Setup of run A:
==> flow/design.v (excerpt) <==
module kcpsm6 (address, instruction, bram_enable, in_port, out_port, port_id, write_strobe, k_write_strobe, read_strobe, interrupt, interrupt_ack, sleep, reset, clk) ;
parameter [7:0] 	hwbuild = 8'h00 ;
parameter [11:0] 	interrupt_vector = 12'h3FF ;
parameter integer scratch_pad_memory_size = 64 ;   
output [11:0]	address ;
input	 [17:0]    	instruction ;
output		bram_enable ;
input	 [7:0]	in_port ;
output [7:0]	out_port ;
output [7:0]	port_id ;
output		write_strobe ;
output		k_write_strobe ;
output		read_strobe ;
input			interrupt ;
output		interrupt_ack ;
input			sleep ;
input			reset ;
input			clk ;
wire	[2:1]		t_state_value ;
wire	[2:1]		t_state ;
wire 			run_value ;
wire              run ;
wire  		internal_reset_value ;
wire 			internal_reset ;
wire 			sync_sleep ;
wire 			int_enable_type ;
wire 			interrupt_enable_value ;
wire			interrupt_enable ;
wire			sync_interrupt ;
wire 			active_interrupt_value ;
wire 			active_interrupt ;
wire	[2:0]		arith_logical_sel ;
wire			arith_carry_in ;
wire			arith_carry_value ;
wire			arith_carry ;
wire 	[7:0]		half_arith_logical ;
wire 	[7:0]		logical_carry_mask ;
wire 	[7:0]		carry_arith_logical ;
wire 	[7:0]		arith_logical_value ;
wire 	[7:0]		arith_logical_result ;
wire 	[7:0]		shift_rotate_value ;
wire 	[7:0]		shift_rotate_result ;
wire			shift_in_bit ;
wire 	[7:0]		alu_result ;
wire 	[1:0]		alu_mux_sel_value ;
wire 	[1:0]		alu_mux_sel ;
wire			strobe_type ;
wire 			write_strobe_value ;
  ...
For scale: ~4200 cells after synthesis.
clock: 8.43 ns
lec_check: 0
abc_area: 1
cap_margin: 30
core_margin: 2
core_utilization: 15
gpl_timing_driven: 0
place_density_lb_addon: 0.12
slew_margin: 20
run.sh (not shown) runs the stock make flow with config.mk's settings and CLKGATE_MAP_FILE=.
Run A reached the end of the flow, and the finished layout is clean on the timing, design-rule and antenna checks.
Setup changes, run A to run B
- ABC_AREA no longer set, was 1
- PLACE_DENSITY_LB_ADDON no longer set, was 0.12
- GPL_TIMING_DRIVEN no longer set, was 0
- CAP_MARGIN now 20, was 30
- CORE_UTILIZATION now 58, was 15
- SETUP_SLACK_MARGIN now 1.61, previously not set
- the clock period (ns, I/O delays scaled along) now 6.49, was 8.43
Results
- Run B vs. run A: cell count after synthesis decreased 995; combined area of all synthesized cells increased 710 µm²; register area level; area growth from synthesis to layout went down 12 points.
- Sequential share of power, run B and run A: larger value in run B
- Re total negative slack for setup checks: no difference whatsoever between run B and run A.
- Run B: PASS, flow complete, no timing, DRC or antenna violations
- [compare] base=run A new=run B: relative contribution of combinational cells to total power lower, total detailed-routing wirelength moved down, number of standard cells in the layout, taps in and fillers out lost 4704.
- Between run B and run A, it is run B whose post-route fraction of the period consumed by the critical path is lower, by 21 points.
- Compared to run A, run B has die size about 70% lower.
The inputs of run C differ from those of run B as listed below.
- an added CTS_CLUSTER_SIZE of 22
- a change of CORE_UTILIZATION from 58 to 70
- a deleted SETUP_SLACK_MARGIN that had been 1.61
- an added PLACE_DENSITY of 0.6
- a change of the clock period (ns, I/O delays scaled along) from 6.49 to 4.51
--- outcome ---
Run C has less setup slack than run B.
Run C finished all stages; however, its layout fails the closing checks, the failures being setup timing.
Looking at non-clock buffer count, run C sits above run B.
Run C against run B; cell area is up by a few percent.
Looking at final cell count across run B and run C, the one that comes out lower is run B.
> inputs changed (run C -> run D)
- setting PLACE_DENSITY_LB_ADDON to 0.1 for the first time
- setting CORE_ASPECT_RATIO to 1.15 for the first time
- removing PLACE_DENSITY (formerly 0.6)
- changing CORE_UTILIZATION from 70 to 40
- removing CTS_CLUSTER_SIZE (formerly 22)
- changing the clock period (ns, I/O delays scaled along) from 4.51 to 9.0
## What came out
Having completed the whole flow, run D delivered a layout that passed the timing, design-rule and antenna checks.
From run C to run D the numbers moved as follows: required time at the worst-slack endpoint now sits higher, ratio of final minimum period to clock period went down by 18 points, data arrival at the endpoint of the critical path went up 1.97 ns, total wire length after detailed routing saw a decrease.
The clock power number comes out lower for run D vs run C.
For run D, the critical path endpoint was port_id[0], unlike run C, where it was out_port[6].
Reported for run C and run D, post-synth area from yosys stat turned out identical to the last digit.
Run D vs. run C: final tally of setup violations decreased by 1 relative to the old numbers, design area decreased by 4.2% relative to the old numbers, maximum number of pins on one net before global-route repair increased by 41% relative to the old numbers, routed metal-1 wirelength increased by 24% relative to the old numbers.


Starting RTL as in the previous note.
clock: 4.48 ns
lec_check: 0
abc_area: 0
cap_margin: 10
cell_pad_in_sites_detail_placement: 1
cell_pad_in_sites_global_placement: 0
core_margin: 3
core_utilization: 15
cts_cluster_diameter: 344
gpl_timing_driven: 0
max_routing_layer: met4
place_density_lb_addon: 0.12
slew_margin: 25
tns_end_percent: 5
The first run finished but fails on setup timing.
Change:
SLEW_MARGIN = 15   (was 25)
clock period = 12.3 ns   (was 4.48 ns; I/O delays follow)
Outcome:
- With this change the flow ran to the end with no violations
- critical path depth is lower by 6
- worst setup slack gains 1.6 ns
- wire length is lower by 2.7%
Change:
ABC_AREA = 1   (was 0)
CAP_MARGIN = 30   (was 10)
CELL_PAD_IN_SITES_DETAIL_PLACEMENT = not set   (was 1)
CELL_PAD_IN_SITES_GLOBAL_PLACEMENT = not set   (was 0)
CORE_MARGIN = 2   (was 3)
CORE_UTILIZATION = 68   (was 15)
CTS_CLUSTER_DIAMETER = not set   (was 344)
CTS_CLUSTER_SIZE = 32   (was not set)
GPL_TIMING_DRIVEN = 1   (was 0)
MAX_ROUTING_LAYER = not set   (was met4)
SLEW_MARGIN = 20   (was 15)
TNS_END_PERCENT = not set   (was 5)
clock period = 7.12 ns   (was 12.3 ns; I/O delays follow)
Effect:
- The new run finished clean
- area after synthesis shrinks slightly
- combinational power came out higher by a quarter to a third
- die size fell by well over a third
- non-clock buffer count shrinks by 184
- power grows by well over a third
Change:
ABC_AREA = not set   (was 1)
CAP_MARGIN = 20   (was 30)
CORE_UTILIZATION = 65   (was 68)
CTS_CLUSTER_SIZE = not set   (was 32)
GPL_TIMING_DRIVEN = not set   (was 1)
PLACE_DENSITY = 0.6   (was not set)
PLACE_DENSITY_LB_ADDON = not set   (was 0.12)
clock period = 7.84 ns   (was 7.12 ns; I/O delays follow)
Effect:
- hold slack stays flat
- synthesized area goes up by 1.3%
- routed wire length goes up by 1.0%
- via count goes down by 13%
- count of clock-buffer cells in the layout goes up by 18
- setup slack gains 0.039 ns
- die size goes up by 5.9%
- design area goes up by 2.0%
- sequential power goes down by 8.8%
- non-clock buffer count goes up by 6
Power and IR drop assume default switching activity.
